==> run M <==
==> flow/design.v (excerpt) <==
module top(
    input rst, clk,
    input [11:0] ar, ai, br, bi,
    output [23:0] Pi, Pr
);
Settings: LEC_CHECK=0, CAP_MARGIN=20, CORE_MARGIN=5, CORE_UTILIZATION=31, CTS_CLUSTER_SIZE=39, GPL_ROUTABILITY_DRIVEN=0, MAX_ROUTING_LAYER=met4, SETUP_SLACK_MARGIN=2.01, SLEW_MARGIN=10, TNS_END_PERCENT=50; clock period 7.0 ns.
run.sh (not shown) runs the stock make flow with config.mk's settings and CLKGATE_MAP_FILE=.
==> run P: changes against run M <==
Settings changed: CORE_MARGIN 5 to 2, CORE_UTILIZATION 31 to 17, CTS_CLUSTER_SIZE 39 to unset, GPL_ROUTABILITY_DRIVEN 0 to unset, MAX_ROUTING_LAYER met4 to unset, SETUP_SLACK_MARGIN 2.01 to unset, SLEW_MARGIN 10 to 20, TNS_END_PERCENT 50 to unset.
==> flow/constraint.sdc (replaced) <==
create_clock -name core_clock -period 7.64 [get_ports {clk}]
set_input_delay 1.5280 -clock core_clock [delete_from_list [all_inputs] [get_ports {clk}]]
set_output_delay 1.5280 -clock core_clock [all_outputs]
set_load 0.01 [all_outputs]
==> run A: changes against run M <==
Settings changed: ABC_AREA set to 0, CORE_MARGIN 5 to 2, CORE_UTILIZATION 31 to 64, CTS_CLUSTER_SIZE 39 to unset, GPL_ROUTABILITY_DRIVEN 0 to unset, MAX_ROUTING_LAYER met4 to unset, PLACE_DENSITY set to 0.43, SETUP_SLACK_MARGIN 2.01 to unset, SLEW_MARGIN 10 to 20, TNS_END_PERCENT 50 to 10.
==> flow/constraint.sdc (replaced) <==
create_clock -name core_clock -period 3.68 [get_ports {clk}]
set_input_delay 0.7360 -clock core_clock [delete_from_list [all_inputs] [get_ports {clk}]]
set_output_delay 0.7360 -clock core_clock [all_outputs]
set_load 0.01 [all_outputs]
==> notes <==
Run M completed with no timing, DRC or antenna violations. Run P produced a clean layout. Run A reached the layout checks and failed them: negative setup slack.
Design area, highest first: run A, run M, run P.
Flip-flop count is the same in run P and run A.
Via count: run P < run M < run A.
Between run A and run P, the lower non-clock buffer count is in run P (gap 214).
First-iteration DRC count: run A > run P > run M.
The highest cell count belongs to run P, the lowest to run A.
Clock skew, highest first: run P, run M, run A.
==> figures <==
Met2 capacity usage during global routing: run P 13.95%; run M 23.72%; run A 71.42%
Setup repair after global routing missed its margin: run P no; run M yes; run A yes
Clock buffers: run P 10; run M 11; run A 12
Die height: run P 253.4 um; run M 194.7 um; run A 132.5 um
Cell resize tally after clock tree synthesis: run P 0; run M 290; run A 110
Critical path's most frequent cell: run P sky130_fd_sc_hd__fa_1; run M sky130_fd_sc_hd__fa_1; run A -
Status: run P no timing/DRC/antenna violations; run M no timing/DRC/antenna violations; run A failed layout checks
Layout check failures: run P -; run M -; run A negative setup slack
Buffers inserted during post-CTS setup optimization: run P 0; run M 73; run A 17
Core area: run P 61,600 sq um; run M 33,620 sq um; run A 16,000 sq um
Share of the final layout cell area in sequential cells: run P 19.64%; run M 18.01%; run A 17.07%
Growth of design area from synthesis to finish: run P 21.84%; run M 32.87%; run A 40.37%
Met1 layer usage reported by global route: run P 14.17%; run M 20.91%; run A 44.92%

---

==> inputs of trial 14 <==
==> flow/design.v <==
module control_unit(
    input clk, rst,
    output reg a_sel, b_sel, PP1_CE, PP2_CE, add, PR_CE, PI_CE
);
    parameter S1 = 3'b001,
              S2 = 3'b010,
              S3 = 3'b011,
              S4 = 3'b100,
              S5 = 3'b101;
    reg [2:0] state, next;
    always @(posedge clk or posedge rst) begin
        if (rst)
            state <= S1;
        else
            state <= next;
    end
    always @(*) begin
        next = S1;
        PP1_CE = 0;
        PP2_CE = 0;
        add = 0;
        PR_CE = 0;
        PI_CE = 0;
        a_sel = 0;
        b_sel = 0;
        case (state) 
            S1: begin
					if(!rst)
                next = S2;
                PP1_CE = 1;
            end
            S2: begin
                next = S3;
                a_sel = 1;
                b_sel = 1;					 
                PP2_CE = 1;
            end
            S3: begin
                next = S4;
                b_sel = 1;
                PP1_CE = 1;					
                add = 1;
                PR_CE = 1;
            end
            S4: begin
                next = S5;
                a_sel = 1;
                PP2_CE = 1;
            end
            S5: begin
                next = S1;
                PI_CE = 1;
            end
        endcase
    end
endmodule
module datapath(
    input clk, rst,
    input a_sel, b_sel, PP1_CE, PP2_CE, add, PR_CE, PI_CE,
    input [11:0] ar, ai, br, bi,
    output reg [23:0] Pr, Pi
);
    wire [11:0] a_mux, b_mux;
    reg [23:0] PP1, PP2, PPs;
    wire [23:0] pro;
    assign a_mux = a_sel ? ai : ar;
    assign b_mux = b_sel ? bi : br;
    assign pro = a_mux * b_mux;  
    always @(posedge clk or posedge rst) begin
        if (rst) begin
            PP1 <= 0;
            PP2 <= 0;
        end else begin
            if (PP1_CE) 
                PP1 <= pro;
            if (PP2_CE) 
                PP2 <= pro;
        end
    end
    always @(*) begin
        if (!add)
            PPs = PP1 + PP2;
        else
            PPs = PP1 - PP2;
    end
    always @(posedge clk or posedge rst) begin
        if (rst) begin
            Pr <= 0;
            Pi <= 0;
        end else begin
            if (PR_CE) 
                Pr <= PPs;
            if (PI_CE) 
                Pi <= PPs;
        end
    end
endmodule
module top(
    input rst, clk,
    input [11:0] ar, ai, br, bi,
    output [23:0] Pi, Pr
);
    wire PP1_CE, PP2_CE, a_sel, b_sel, add, PI_CE, PR_CE;
    control_unit uut1(
        .clk(clk),
        .rst(rst),
        .a_sel(a_sel),
        .b_sel(b_sel),
        .PP1_CE(PP1_CE),
        .PP2_CE(PP2_CE),
        .add(add),
        .PR_CE(PR_CE),
        .PI_CE(PI_CE)
    );
    datapath uut2(
        .clk(clk),
        .rst(rst),
        .a_sel(a_sel),
        .b_sel(b_sel),
        .PP1_CE(PP1_CE),
        .PP2_CE(PP2_CE),
        .add(add),
        .PR_CE(PR_CE),
        .PI_CE(PI_CE),
        .ar(ar),
        .ai(ai),
        .br(br),
        .bi(bi),
        .Pr(Pr),
        .Pi(Pi)
    );
endmodule
==> flow/run.sh <==
#!/bin/bash
# the make line also repeats each setting of config.mk as NAME=value (left out here)
make -C /OpenROAD-flow-scripts/flow DESIGN_CONFIG=/design/flow/config.mk WORK_HOME=/design/flow/orfs CLKGATE_MAP_FILE= finish
==> flow/config.mk <==
export PLATFORM = sky130hd
export DESIGN_NAME = top
export DESIGN_NICKNAME = top
export VERILOG_FILES = /design/flow/design.v
export SDC_FILE = /design/flow/constraint.sdc
export NUM_CORES = 4
export LEC_CHECK = 0
export ABC_AREA = 1
export CAP_MARGIN = 40
export CELL_PAD_IN_SITES_DETAIL_PLACEMENT = 2
export CELL_PAD_IN_SITES_GLOBAL_PLACEMENT = 2
export CORE_MARGIN = 2
export CORE_UTILIZATION = 70
export CTS_CLUSTER_DIAMETER = 380
export CTS_CLUSTER_SIZE = 19
export GPL_ROUTABILITY_DRIVEN = 1
export GPL_TIMING_DRIVEN = 1
export HOLD_SLACK_MARGIN = 0.28
export MAX_ROUTING_LAYER = met4
export PLACE_DENSITY_LB_ADDON = 0.05
export SETUP_SLACK_MARGIN = 1.26
export SLEW_MARGIN = 20
export TNS_END_PERCENT = 55
==> flow/constraint.sdc <==
create_clock -name core_clock -period 5.37 [get_ports {clk}]
set_input_delay 1.0740 -clock core_clock [delete_from_list [all_inputs] [get_ports {clk}]]
set_output_delay 1.0740 -clock core_clock [all_outputs]
set_load 0.01 [all_outputs]
==> inputs of trial 53, as changes to trial 14 <==
--- a/flow/config.mk
+++ b/flow/config.mk
@@ -10,10 +10,9 @@
 export CELL_PAD_IN_SITES_DETAIL_PLACEMENT = 2
 export CELL_PAD_IN_SITES_GLOBAL_PLACEMENT = 2
-export CORE_MARGIN = 2
-export CORE_UTILIZATION = 70
+export CORE_MARGIN = 6
+export CORE_UTILIZATION = 17
 export CTS_CLUSTER_DIAMETER = 380
-export CTS_CLUSTER_SIZE = 19
-export GPL_ROUTABILITY_DRIVEN = 1
-export GPL_TIMING_DRIVEN = 1
+export GPL_ROUTABILITY_DRIVEN = 0
+export GPL_TIMING_DRIVEN = 0
 export HOLD_SLACK_MARGIN = 0.28
 export MAX_ROUTING_LAYER = met4
==> flow/constraint.sdc (replaced) <==
create_clock -name core_clock -period 5.28 [get_ports {clk}]
set_input_delay 1.0560 -clock core_clock [delete_from_list [all_inputs] [get_ports {clk}]]
set_output_delay 1.0560 -clock core_clock [all_outputs]
set_load 0.01 [all_outputs]
==> Implementation_results.wiki <==
=== Physical design figures ===
{| class="wikitable"
! Metric !! Value
|-
| Die Height || 269 microns
|-
| Layout violations || setup timing
|-
| Fin worst setup slack || -0.0594 ns
|-
| Register bit count reported by yosys || 101
|-
| Max Clock Skew || around 0.012 ns
|-
| Final clock period utilization by the worst path || 101%
|-
| Die width || 269 microns
|-
| Fp util || 17.3%
|-
| Area of the placeable core || 0.0649 sq mm
|-
| Cell row count || 93
|-
| Total area of multi-input combinational cells || about 0.0086 sq mm
|-
| Total congestion overflow after global routing || 0
|-
| Total die size || 0.0726 sq mm
|-
| Endpoints failing setup || 10
|-
| Outcome || complete, but fails checks
|-
| Number of instances in the synthesized netlist || 1581
|-
| Total number of vias || 10688
|}
[end of results for trial 53]
==> Implementation_results.wiki <==
== Run summary ==
{| class="wikitable"
! Metric !! Value
|-
| Outcome || did not finish
|-
| Fail Step || global placement without I/O (3_1_place_gp_skip_io)
|-
| First error || [ERROR FLW-0024] Place density exceeds 1.0 (current PLACE_DENSITY_LB_ADDON =  0.05). Please check if the value of  PLACE_DENSITY_LB_ADDON is between 0 and 0.99.
|-
| Fp util || 71.1%
|-
| Cell row count || ~46
|-
| XOR/XNOR share of the synthesized area || between 2 and 3%
|-
| Area of the synthesized netlist per yosys stat || 0.0113 sq mm
|-
| Basic Gates by Area || slightly below 30%
|-
| Area of the placeable core || 0.0158 sq mm
|-
| Die Height || 131 microns
|-
| Number of instances in the synthesized netlist || 1581
|-
| Register bit count reported by yosys || slightly above 100
|-
| Yosys cell count || 1581
|-
| Total die size || ~0.017 sq mm
|}
[end of results for trial 14]
